==> flow/design.v (excerpt) <==
module test_wrapper #(
	parameter SYS_VERSION = 41,
	parameter WIDTH = 16,
	parameter NUM_SUB_MON = 3
)(
	input clk,
	input reset,
	input       [5:0] slave_address,
	input             slave_read,
	input             slave_write,
	input      [31:0] slave_writedata,
	output reg [31:0] slave_readdata,
	output [WIDTH-1:0] dut_a,
	output [WIDTH-1:0] dut_b,
	input  [WIDTH-1:0] dut_out
);
For scale: roughly 2500 cells after synthesis, roughly 120 I/O pins.
clock: 2.48 ns
lec_check: 0
cap_margin: 20
cell_pad_in_sites_global_placement: 0
core_aspect_ratio: 1.58
core_margin: 3
core_utilization: 72
cts_cluster_size: 22
gpl_timing_driven: 1
place_density: 0.7
setup_slack_margin: 0.62
slew_margin: 25
tns_end_percent: 5
run.sh (not shown) runs the stock make flow with config.mk's settings and CLKGATE_MAP_FILE=.
The baseline completed with no timing, DRC or antenna violations.
Change:
CAP_MARGIN = 30   (was 20)
CORE_ASPECT_RATIO = 1.0   (was 1.58)
CORE_MARGIN = 2   (was 3)
CTS_CLUSTER_DIAMETER = 27   (was unset)
TNS_END_PERCENT = 100   (was 5)
Effect: With this change the flow did not get past 5_1_grt (GRT-0232). Synthesized area is unchanged. Die size fell by a few percent. Synthesized cell count is unchanged.

* * *

Starting RTL as in the previous note.
==> flow/design.v (excerpt) <==
module test_wrapper #(
	parameter SYS_VERSION = 41,
	parameter WIDTH = 16,
	parameter NUM_SUB_MON = 3
)(
	input clk,
	input reset,
	input       [5:0] slave_address,
	input             slave_read,
	input             slave_write,
	input      [31:0] slave_writedata,
	output reg [31:0] slave_readdata,
	output [WIDTH-1:0] dut_a,
	output [WIDTH-1:0] dut_b,
	input  [WIDTH-1:0] dut_out
);
clock: 2.48 ns
lec_check: 0
cap_margin: 30
cell_pad_in_sites_global_placement: 0
core_aspect_ratio: 1.0
core_margin: 2
core_utilization: 72
cts_cluster_diameter: 27
cts_cluster_size: 22
gpl_timing_driven: 1
place_density: 0.36
setup_slack_margin: 0.62
slew_margin: 25
tns_end_percent: 100
The baseline aborted during 5_1_grt (GRT-0232).
Edit:
Settings changed: CTS_CLUSTER_DIAMETER 27 to default, PLACE_DENSITY 0.36 to 0.7, TNS_END_PERCENT 100 to 5.
This time the run passed the timing, design-rule and antenna checks.
Synthesized area stays the same.
Die size does not change.
Synthesized cell count stays the same.
Edit:
Settings changed: CAP_MARGIN 30 to 20, CELL_PAD_IN_SITES_GLOBAL_PLACEMENT 0 to default, CORE_ASPECT_RATIO 1.0 to default, CORE_UTILIZATION 72 to 33, CTS_CLUSTER_SIZE 22 to default, GPL_TIMING_DRIVEN 1 to default, PLACE_DENSITY 0.7 to default, SETUP_SLACK_MARGIN 0.62 to default, SLEW_MARGIN 25 to 20, TNS_END_PERCENT 5 to default.
Clock period 2.48 ns to 2.8 ns, I/O delays scaled along.
The new run ran to the end with no violations; die size goes up by 120%; clock power goes down by about 6%; worst hold slack degrades by 0.012 ns.

* * *

v34:
Starting RTL as in the previous note.
==> flow/design.v (excerpt) <==
module test_wrapper #(
	parameter SYS_VERSION = 41,
	parameter WIDTH = 16,
	parameter NUM_SUB_MON = 3
)(
	input clk,
	input reset,
	input       [5:0] slave_address,
	input             slave_read,
	input             slave_write,
	input      [31:0] slave_writedata,
	output reg [31:0] slave_readdata,
	output [WIDTH-1:0] dut_a,
	output [WIDTH-1:0] dut_b,
	input  [WIDTH-1:0] dut_out
);
clock: 1.31 ns
lec_check: 0
cap_margin: 20
core_margin: 2
core_utilization: 72
cts_cluster_diameter: 345
cts_cluster_size: 39
place_density_lb_addon: 0.1
setup_slack_margin: 0.39
slew_margin: 20
v34 did not finish; the tool stopped in 5_1_grt with error GRT-0232.
#### Input delta (v39 over v34)
-- flow/config.mk --
<<< v34, line 9
export CORE_MARGIN = 2
export CORE_UTILIZATION = 72
export CTS_CLUSTER_DIAMETER = 345
export CTS_CLUSTER_SIZE = 39
export PLACE_DENSITY_LB_ADDON = 0.1
export SETUP_SLACK_MARGIN = 0.39
export SLEW_MARGIN = 20
>>> v39, line 9
export CORE_MARGIN = 2
export CORE_UTILIZATION = 72
export CTS_CLUSTER_DIAMETER = 58
export CTS_CLUSTER_SIZE = 50
export PLACE_DENSITY = 0.35
export SLEW_MARGIN = 20
==> flow/constraint.sdc <==
create_clock -name core_clock -period 2.86 [get_ports {clk}]
set_input_delay 0.5720 -clock core_clock [delete_from_list [all_inputs] [get_ports {clk}]]
set_output_delay 0.5720 -clock core_clock [all_outputs]
set_load 0.01 [all_outputs]
[summary]
- The final layout from v39, which completed every stage, passed the timing, design-rule and antenna checks at the end of the flow.
- v34 terminated abnormally: 5_1_grt reported GRT-0232.
- Taking v34 as 1.0, v39 lands at 0.894 on instance count after placement with tap cells included.
- Number of clock sinks came out exactly the same in v39 and v34.
- Min weighted congestion reported at the end of routability-driven placement across v39 and v34: v34
- Relative to v34, the post-cts gate resize count of v39 is lower by 559.
Changes in v38 relative to v39:
-- flow/config.mk --
<<< v39, line 9
export CORE_MARGIN = 2
export CORE_UTILIZATION = 72
export CTS_CLUSTER_DIAMETER = 58
export CTS_CLUSTER_SIZE = 50
export PLACE_DENSITY = 0.35
export SLEW_MARGIN = 20
>>> v38, line 9
export CORE_MARGIN = 2
export CORE_UTILIZATION = 72
export CTS_CLUSTER_SIZE = 31
export HOLD_SLACK_MARGIN = -0.09
export SLEW_MARGIN = 20
==> flow/constraint.sdc <==
create_clock -name core_clock -period 2.21 [get_ports {clk}]
set_input_delay 0.4420 -clock core_clock [delete_from_list [all_inputs] [get_ports {clk}]]
set_output_delay 0.4420 -clock core_clock [all_outputs]
set_load 0.01 [all_outputs]
## What came out
v38: flow complete, layout not clean; failing: negative setup slack. From v39 to v38 the numbers moved as follows: CTS buffer count moved up; post-synth area from yosys stat saw little to no change; synthesized area comparable; core utilization rose 6.3 points; H-tree depth grew by 1. In the metrics for v38 and v39, the one carrying the higher number of search-and-repair iterations in the first detailed-routing pass is v38. Reported for v38 and v39, critical path depth turned out identical to the last digit. u_testbench.u_monitor.a[2][3]$_SDFFE_PP0P_ as the origin of the worst setup path was reported by v38, and u_testbench.u_monitor.b[0][2]$_SDFFE_PP0P_ by v39. Per the comparison of v38 with v39, highest net fanout along the worst path moved up, clock skew moved down, minimum clock period after layout moved down.
Power figures rest on the tool's default switching activity, not on a simulated workload.
